==> flow/design.v (excerpt) <==
module top_module_d11(
    i_clk,
    i_reset,
    i_start,
    i_load,
    i_enc_dec,
    i_pt1,
    i_pt2,
    i_key1,
    i_key2,
    i_r,
    o_ct1,
    o_ct2,
    o_done
);
Size: ~5900 cells after synthesis, ~910 flip-flops, about 710 I/O pins, about 58000 sq um of cells after synthesis.
Settings: LEC_CHECK=0, CAP_MARGIN=0, CORE_MARGIN=2, CORE_UTILIZATION=72, CTS_CLUSTER_DIAMETER=355, CTS_CLUSTER_SIZE=46, MAX_ROUTING_LAYER=met4, PLACE_DENSITY=0.66, SETUP_SLACK_MARGIN=1.28, SLEW_MARGIN=20; clock period 4.61 ns.
run.sh (not shown) runs the stock make flow with config.mk's settings and CLKGATE_MAP_FILE=.
The baseline died in 5_1_grt, error GRT-0232.
Edit:
==> flow/config.mk (replaced) <==
export PLATFORM = sky130hd
export DESIGN_NAME = top_module_d11
export DESIGN_NICKNAME = top_module_d11
export VERILOG_FILES = /design/flow/design.v
export SDC_FILE = /design/flow/constraint.sdc
export NUM_CORES = 4
export LEC_CHECK = 0
export CAP_MARGIN = 20
export CORE_MARGIN = 2
export CORE_UTILIZATION = 58
export CTS_CLUSTER_SIZE = 46
export SETUP_SLACK_MARGIN = 0.1
export SLEW_MARGIN = 20
==> flow/constraint.sdc (replaced) <==
create_clock -name core_clock -period 4.76 [get_ports {i_clk}]
set_input_delay 0.9520 -clock core_clock [delete_from_list [all_inputs] [get_ports {i_clk}]]
set_output_delay 0.9520 -clock core_clock [all_outputs]
set_load 0.01 [all_outputs]
- Now the flow ran to the end with no violations
- die size came out higher by a quarter to a third
- area after synthesis is unchanged
- synthesized cell count stays the same
Edit:
--- a/flow/config.mk
+++ b/flow/config.mk
@@ -9,5 +9,4 @@
 export CORE_MARGIN = 2
-export CORE_UTILIZATION = 58
-export CTS_CLUSTER_SIZE = 46
-export SETUP_SLACK_MARGIN = 0.1
+export CORE_UTILIZATION = 71
+export PLACE_DENSITY = 0.65
 export SLEW_MARGIN = 20
==> flow/constraint.sdc (replaced) <==
create_clock -name core_clock -period 4.32 [get_ports {i_clk}]
set_input_delay 0.8640 -clock core_clock [delete_from_list [all_inputs] [get_ports {i_clk}]]
set_output_delay 0.8640 -clock core_clock [all_outputs]
set_load 0.01 [all_outputs]
=> The changed run did not get past 5_1_grt, error GRT-0232; die area is lower by about a fifth; area after synthesis does not change; synthesized cell count stays the same.
Edit:
--- a/flow/config.mk
+++ b/flow/config.mk
@@ -9,4 +9,4 @@
 export CORE_MARGIN = 2
-export CORE_UTILIZATION = 71
-export PLACE_DENSITY = 0.65
+export CORE_UTILIZATION = 65
+export SETUP_SLACK_MARGIN = 0.1
 export SLEW_MARGIN = 20
==> flow/constraint.sdc (replaced) <==
create_clock -name core_clock -period 5.75 [get_ports {i_clk}]
set_input_delay 1.1500 -clock core_clock [delete_from_list [all_inputs] [get_ports {i_clk}]]
set_output_delay 1.1500 -clock core_clock [all_outputs]
set_load 0.01 [all_outputs]
- This time the run completed without violations
- area after synthesis stays the same
- synthesized cell count stays the same
- die size rose by roughly a tenth
Edit:
--- a/flow/config.mk
+++ b/flow/config.mk
@@ -9,4 +9,4 @@
 export CORE_MARGIN = 2
-export CORE_UTILIZATION = 65
-export SETUP_SLACK_MARGIN = 0.1
+export CORE_UTILIZATION = 40
+export SETUP_SLACK_MARGIN = 1.05
 export SLEW_MARGIN = 20
=>
- The new run completed without violations
- final area is higher by about 9%
- worst setup slack improves by 0.77 ns
- sequential share of layout area shrinks by 2.5 points
- first-iteration DRC count shrinks by 26%
- fmax increases by about 16%
Edit:
--- a/flow/config.mk
+++ b/flow/config.mk
@@ -9,4 +9,4 @@
 export CORE_MARGIN = 2
-export CORE_UTILIZATION = 40
-export SETUP_SLACK_MARGIN = 1.05
+export CORE_UTILIZATION = 66
+export MAX_ROUTING_LAYER = met4
 export SLEW_MARGIN = 20
==> flow/constraint.sdc (replaced) <==
create_clock -name core_clock -period 4.52 [get_ports {i_clk}]
set_input_delay 0.9040 -clock core_clock [delete_from_list [all_inputs] [get_ports {i_clk}]]
set_output_delay 0.9040 -clock core_clock [all_outputs]
set_load 0.01 [all_outputs]
=> With this change the flow reached the layout checks and failed them: negative setup slack. Setup slack degrades by 1.0 ns. Global-route usage goes up by 19 points. Clock skew went up by 0.0046 ns. Count of clock-buffer cells in the layout falls by 20. Die size shrinks by 39%. Cell area went down by 3.0%.

Setup of run 1:
Starting RTL as in the previous note.
clock: 3.22 ns
lec_check: 0
cap_margin: 20
core_margin: 2
core_utilization: 70
cts_cluster_size: 37
setup_slack_margin: 0.86
slew_margin: 20
Run 1 did not finish; a tool error ended it in 4_1_cts.
Input changes introduced in run 2 (baseline for comparison: run 1):
# run 1
export LEC_CHECK = 0
export CAP_MARGIN = 20
export CORE_MARGIN = 2
export CORE_UTILIZATION = 70
export CTS_CLUSTER_SIZE = 37
export SETUP_SLACK_MARGIN = 0.86
export SLEW_MARGIN = 20
create_clock -name core_clock -period 3.22 [get_ports {i_clk}]
# run 2
export LEC_CHECK = 0
export CAP_MARGIN = 20
export CORE_MARGIN = 2
export CORE_UTILIZATION = 40
export SETUP_SLACK_MARGIN = 0.1
export SLEW_MARGIN = 20
create_clock -name core_clock -period 5.57 [get_ports {i_clk}]
Notes after the runs:
Run 2 | status: complete | timing, DRC, antenna: pass. Post-synthesis instance total: run 2 vs run 1 identical. Re area fraction in mux cells: no difference whatsoever between run 2 and run 1. [compare] base=run 1 new=run 2: worst-case setup slack after placement saw an increase, horizontal die size saw an increase, row count saw an increase, post-detailed-placement half-perimeter wirelength saw an increase, cell count after placement saw an increase. Die area | run 2 > run 1. Cmp run 2 vs run 1: die boundary height higher in run 2. Run 2 against run 1; final weighted congestion in routability-driven placement is down by more than 10%.
diff inputs: run 2 => run 3
# run 2
export LEC_CHECK = 0
export CAP_MARGIN = 20
export CORE_MARGIN = 2
export CORE_UTILIZATION = 40
export SETUP_SLACK_MARGIN = 0.1
export SLEW_MARGIN = 20
create_clock -name core_clock -period 5.57 [get_ports {i_clk}]
# run 3
export LEC_CHECK = 0
export ABC_AREA = 1
export CAP_MARGIN = 20
export CORE_MARGIN = 2
export CORE_UTILIZATION = 21
export CTS_CLUSTER_SIZE = 44
export SETUP_SLACK_MARGIN = 0.1
export SLEW_MARGIN = 20
create_clock -name core_clock -period 6.0 [get_ports {i_clk}]
Findings:
- Looking at number of buffers added for setup after CTS, run 3 sits 1 higher than run 2 does.
- Run 3: inserted tap cell count about 100% above run 2
- Compared with run 2, run 3 shows a higher setup slack.
- Run 3: mean routed wirelength per cell lower than run 2
- Of run 2 and run 3, the run reporting the higher sequential area share after synthesis was run 2.
- [run 3 vs run 2] initial antenna violation count: higher in run 3
Changes in run 4 relative to run 3:
# run 3
export LEC_CHECK = 0
export ABC_AREA = 1
export CAP_MARGIN = 20
export CORE_MARGIN = 2
export CORE_UTILIZATION = 21
export CTS_CLUSTER_SIZE = 44
export SETUP_SLACK_MARGIN = 0.1
export SLEW_MARGIN = 20
create_clock -name core_clock -period 6.0 [get_ports {i_clk}]
# run 4
export LEC_CHECK = 0
export CAP_MARGIN = 20
export CORE_MARGIN = 2
export CORE_UTILIZATION = 40
export SETUP_SLACK_MARGIN = 0.1
export SLEW_MARGIN = 20
create_clock -name core_clock -period 6.0 [get_ports {i_clk}]
==> results <==
Run 4 was carried through to the last stage, and its layout satisfied the timing, DRC and antenna checks.
The register area was comparable across run 3 and run 4.
Synthesized-area fraction occupied by adder cells is higher on run 4
Relative to run 3, the critical path depth in cells of run 4 is lower by 5.

fjord:
top_module_d11 again, from the RTL that the note above started with.
clock: 3.51 ns
lec_check: 0
abc_area: 1
cap_margin: 25
cell_pad_in_sites_detail_placement: 1
cell_pad_in_sites_global_placement: 3
core_aspect_ratio: 1.46
core_margin: 4
core_utilization: 30
cts_cluster_diameter: 132
hold_slack_margin: 0.02
min_routing_layer: met2
place_density_lb_addon: 0.24
setup_slack_margin: 0.66
slew_margin: 0
fjord finished all stages; however, its layout fails the closing checks, the failures being setup timing.
Relative to fjord, the following input files were edited for zinc:
==> flow/config.mk <==
export PLATFORM = sky130hd
export DESIGN_NAME = top_module_d11
export DESIGN_NICKNAME = top_module_d11
export VERILOG_FILES = /design/flow/design.v
export SDC_FILE = /design/flow/constraint.sdc
export NUM_CORES = 4
export LEC_CHECK = 0
export ABC_AREA = 0
export CAP_MARGIN = 25
export CELL_PAD_IN_SITES_GLOBAL_PLACEMENT = 0
export CORE_ASPECT_RATIO = 1.46
export CORE_MARGIN = 2
export CORE_UTILIZATION = 54
export CTS_CLUSTER_DIAMETER = 134
export HOLD_SLACK_MARGIN = 0.01
export SLEW_MARGIN = 25
## What came out
- What the final checks of zinc revealed, after a flow that finished every stage, was a layout that fails on setup timing.
- Comparing fjord and zinc, worst hold slack is higher on fjord.
- Comparing fjord and zinc, the lower met3 routed wirelength was measured on zinc.
- The later-pin clock latency in the skew report of zinc is lower than that of fjord.
- Wire length of the first global-routing pass in zinc vs fjord: down 150,000 µm
- zinc vs fjord: sequential area share after synthesis up in zinc
- fjord -> zinc: area of the synthesized netlist per yosys stat decreased by a few percent
The inputs of ember differ from those of zinc as listed below.
==> flow/config.mk <==
export PLATFORM = sky130hd
export DESIGN_NAME = top_module_d11
export DESIGN_NICKNAME = top_module_d11
export VERILOG_FILES = /design/flow/design.v
export SDC_FILE = /design/flow/constraint.sdc
export NUM_CORES = 4
export LEC_CHECK = 0
export ABC_AREA = 0
export CAP_MARGIN = 25
export CELL_PAD_IN_SITES_GLOBAL_PLACEMENT = 3
export CORE_ASPECT_RATIO = 1.46
export CORE_MARGIN = 2
export CORE_UTILIZATION = 72
export CTS_CLUSTER_DIAMETER = 134
export CTS_CLUSTER_SIZE = 14
export HOLD_SLACK_MARGIN = 0.01
export SETUP_SLACK_MARGIN = 0.58
export SLEW_MARGIN = 25
==> flow/constraint.sdc <==
create_clock -name core_clock -period 2.4 [get_ports {i_clk}]
set_input_delay 0.4800 -clock core_clock [delete_from_list [all_inputs] [get_ports {i_clk}]]
set_output_delay 0.4800 -clock core_clock [all_outputs]
set_load 0.01 [all_outputs]
--- outcome ---
- In the summary table, ember is marked failed, with error GPL-0301 raised in global placement without I/O.
- ember vs zinc, starting utilization of the core area went up by 18 points.
- Die area: ember vs zinc down about 25%
- The share of flip-flops with an asynchronous set or reset of ember and that of zinc are within noise of each other.
## Diff of input files: cedar against ember
==> flow/config.mk <==
export PLATFORM = sky130hd
export DESIGN_NAME = top_module_d11
export DESIGN_NICKNAME = top_module_d11
export VERILOG_FILES = /design/flow/design.v
export SDC_FILE = /design/flow/constraint.sdc
export NUM_CORES = 4
export LEC_CHECK = 0
export ABC_AREA = 0
export CAP_MARGIN = 25
export CELL_PAD_IN_SITES_GLOBAL_PLACEMENT = 0
export CORE_ASPECT_RATIO = 0.71
export CORE_MARGIN = 2
export CORE_UTILIZATION = 58
export CTS_CLUSTER_DIAMETER = 134
export HOLD_SLACK_MARGIN = 0.01
export SETUP_SLACK_MARGIN = -0.22
export SLEW_MARGIN = 25
==> flow/constraint.sdc <==
create_clock -name core_clock -period 3.51 [get_ports {i_clk}]
set_input_delay 0.7020 -clock core_clock [delete_from_list [all_inputs] [get_ports {i_clk}]]
set_output_delay 0.7020 -clock core_clock [all_outputs]
set_load 0.01 [all_outputs]
Results
The layout from cedar, despite a flow that completed every stage, fails the layout checks, with the failing checks listed as setup timing.
ember has a higher overall die height than cedar.
Compared with ember, in cedar floorplan core area rose by 24%, synthesized area was more or less identical.

Setup of red:
top_module_d11 again, from the RTL that the note above started with.
## top_module_d11
module top_module_d11(
    i_clk,
    i_reset,
    i_start,
    i_load,
    i_enc_dec,
    i_pt1,
    i_pt2,
    i_key1,
    i_key2,
    i_r,
    o_ct1,
    o_ct2,
    o_done
);
Settings: LEC_CHECK=0, ABC_AREA=1, CAP_MARGIN=20, CORE_MARGIN=2, CORE_UTILIZATION=69, CTS_CLUSTER_SIZE=99, PLACE_DENSITY=0.36, SETUP_SLACK_MARGIN=0.1, SLEW_MARGIN=20, TNS_END_PERCENT=5; clock period 3.57 ns.
Tool error GRT-0116 stopped red during global routing (5_1_grt); no final results.
#### Input delta (blue over red)
- TNS_END_PERCENT no longer set, was 5
- CORE_UTILIZATION now 58, was 69
- ABC_AREA no longer set, was 1
- SETUP_SLACK_MARGIN no longer set, was 0.1
- PLACE_DENSITY no longer set, was 0.36
- CTS_CLUSTER_SIZE no longer set, was 99
- the clock period (ns, I/O delays scaled along) now 3.38, was 3.57
==> comparison <==
No crash in blue: every stage finished, but the layout fails its final checks due to negative setup slack. From red to blue the numbers moved as follows: area of the chip increased by 13% relative to the old numbers, area reported by Yosys stat decreased by 0.0027 mm2 relative to the old numbers, simple-gate share of the synthesized area decreased by 14 points relative to the old numbers. As of blue, cell area after technology mapping had fallen by a few percent compared to red. For mean instance size in the synthesized netlist, dividing the value from blue by the value from red gives 1.3. From red to blue the numbers moved as follows: placer congestion estimate went down, placed cell area did not really move.
Relative to blue, the following input files were edited for green:
- SETUP_SLACK_MARGIN now 0.1, previously not set
- CORE_UTILIZATION now 40, was 58
- the clock period (ns, I/O delays scaled along) now 5.75, was 3.38
--- outcome ---
Delta (green minus blue): global-route usage fell by 15 points; slew at the pin with the worst max-slew slack decreased 0.16 ns.
green finished every step from synthesis to the final layout, and the layout passed the timing, DRC and antenna checks.
The following lists how orange was set up differently from green:
- CTS_CLUSTER_SIZE now 37, previously not set
- CORE_UTILIZATION now 70, was 40
- SETUP_SLACK_MARGIN no longer set, was 0.1
- the clock period (ns, I/O delays scaled along) now 4.75, was 5.75
==> results <==
From green to orange the numbers moved as follows: mean routed wirelength per cell +about 6.6%; worst path buffer plus inverter count +2; length of routed met3 wiring +17000 um; post-route worst setup slack -0.30 ns; core utilization +37 points.
The layout from orange, despite a flow that completed every stage, fails the layout checks, with the failing checks listed as negative setup slack.
Relative to green, wire length decreased by about 3% in orange.
Relative to orange, the following input files were edited for purple:
- putting SETUP_SLACK_MARGIN at 0.1 where nothing was set
- clearing CTS_CLUSTER_SIZE, which used to be 37
- swapping 70 for 16 in CORE_UTILIZATION
- swapping 4.75 for 7.21 in the clock period (ns, I/O delays scaled along)
Notes after the runs:
Looking at the reports, purple completed the entire flow and the layout it produced met the timing, DRC and antenna checks. Of purple and orange, purple shows the lower critical path depth, with orange above it. Comparing purple and orange, the higher area growth from synthesis to final layout is on purple. Of purple and orange, the higher clock buffer count in the final layout belongs to purple. [purple] final cycle utilization of the critical path fell 7.2 points relative to orange. The run with more setup slack is purple; orange has less. NOTE die area orange->purple increased by more than 100%. The count of routing violations after the opening detailed-route iteration in purple sits 4751 below the value recorded for orange. Cmp purple and orange / count of cells resized by post-cts repair / higher: orange. Going from orange to purple, sequential share of layout area shows a reduction of 1.8 points; floorplan-stage core utilization decreased by 54 points relative to the old numbers.

== wip/onyx ==
top_module_d11 again, from the RTL that the note above started with.
clock: 3.29 ns
lec_check: 0
cap_margin: 20
core_margin: 2
core_utilization: 72
cts_cluster_diameter: 178
cts_cluster_size: 99
place_density: 0.4
setup_slack_margin: -0.32
slew_margin: 20
tns_end_percent: 5
Status(wip/onyx) = ERROR, stage = global routing (5_1_grt)
The following lists how wip/maple was set up differently from wip/onyx:
- PLACE_DENSITY: 0.4 -> 0.37
- SETUP_SLACK_MARGIN: -0.32 -> 0.1
- TNS_END_PERCENT: 5 -> unset
- ABC_AREA: unset -> 1
- CTS_CLUSTER_DIAMETER: 178 -> 374
- the clock period (ns, I/O delays scaled along): 3.29 -> 3.57
Results
Taking wip/onyx as the reference, in wip/maple area of the placeable core higher; AND-OR/OR-AND share of the synthesized area roughly the same; buffers inserted during post-CTS setup optimization went up 68.
Stage in which a tool error killed wip/onyx: global routing (5_1_grt).
Stage in which a tool error killed wip/maple: global routing (5_1_grt).
> inputs changed (wip/maple -> wip/lagoon)
- CORE_UTILIZATION changed from 72 to 58
- CTS_CLUSTER_DIAMETER removed (was 374)
- ABC_AREA removed (was 1)
- PLACE_DENSITY removed (was 0.37)
- SETUP_SLACK_MARGIN removed (was 0.1)
- CTS_CLUSTER_SIZE removed (was 99)
- the clock period (ns, I/O delays scaled along) changed from 3.57 to 4.04
wip/lagoon completed end to end; final checks failed (negative setup slack). Going from wip/maple to wip/lagoon, total of cells resized after clock tree synthesis shrank by more than 10%. As far as number of buffers inserted by port buffering goes, wip/lagoon and wip/maple are indistinguishable; the numbers are identical. From wip/maple to wip/lagoon the numbers moved as follows: half-perimeter wire length after detailed placement went down, synthesized cell count down 25%, share of the synthesized netlist area taken by xor and xnor gates now sits higher. In the tables for wip/lagoon and wip/maple, area of the synthesized netlist per yosys stat reads higher with wip/maple. wip/lagoon against wip/maple: die area higher, total clock buffers created by CTS higher.
## Diff of input files: wip/nickel against wip/lagoon
- CORE_UTILIZATION changed from 58 to 67
- MAX_ROUTING_LAYER newly set to met4
- CTS_CLUSTER_SIZE newly set to 35
Findings:
wip/nickel: it failed with a tool error in global routing (5_1_grt), so there are no final results. Comparing pre-CTS worst setup slack for wip/nickel and wip/lagoon, the smaller number came from wip/lagoon. As of wip/nickel, die height had fallen by a few percent compared to wip/lagoon. wip/lagoon → wip/nickel: effective utilization at floorplan moved up, count of placed standard cells including taps moved down, number of CTS-inserted buffers moved down, horizontal die dimension moved down.
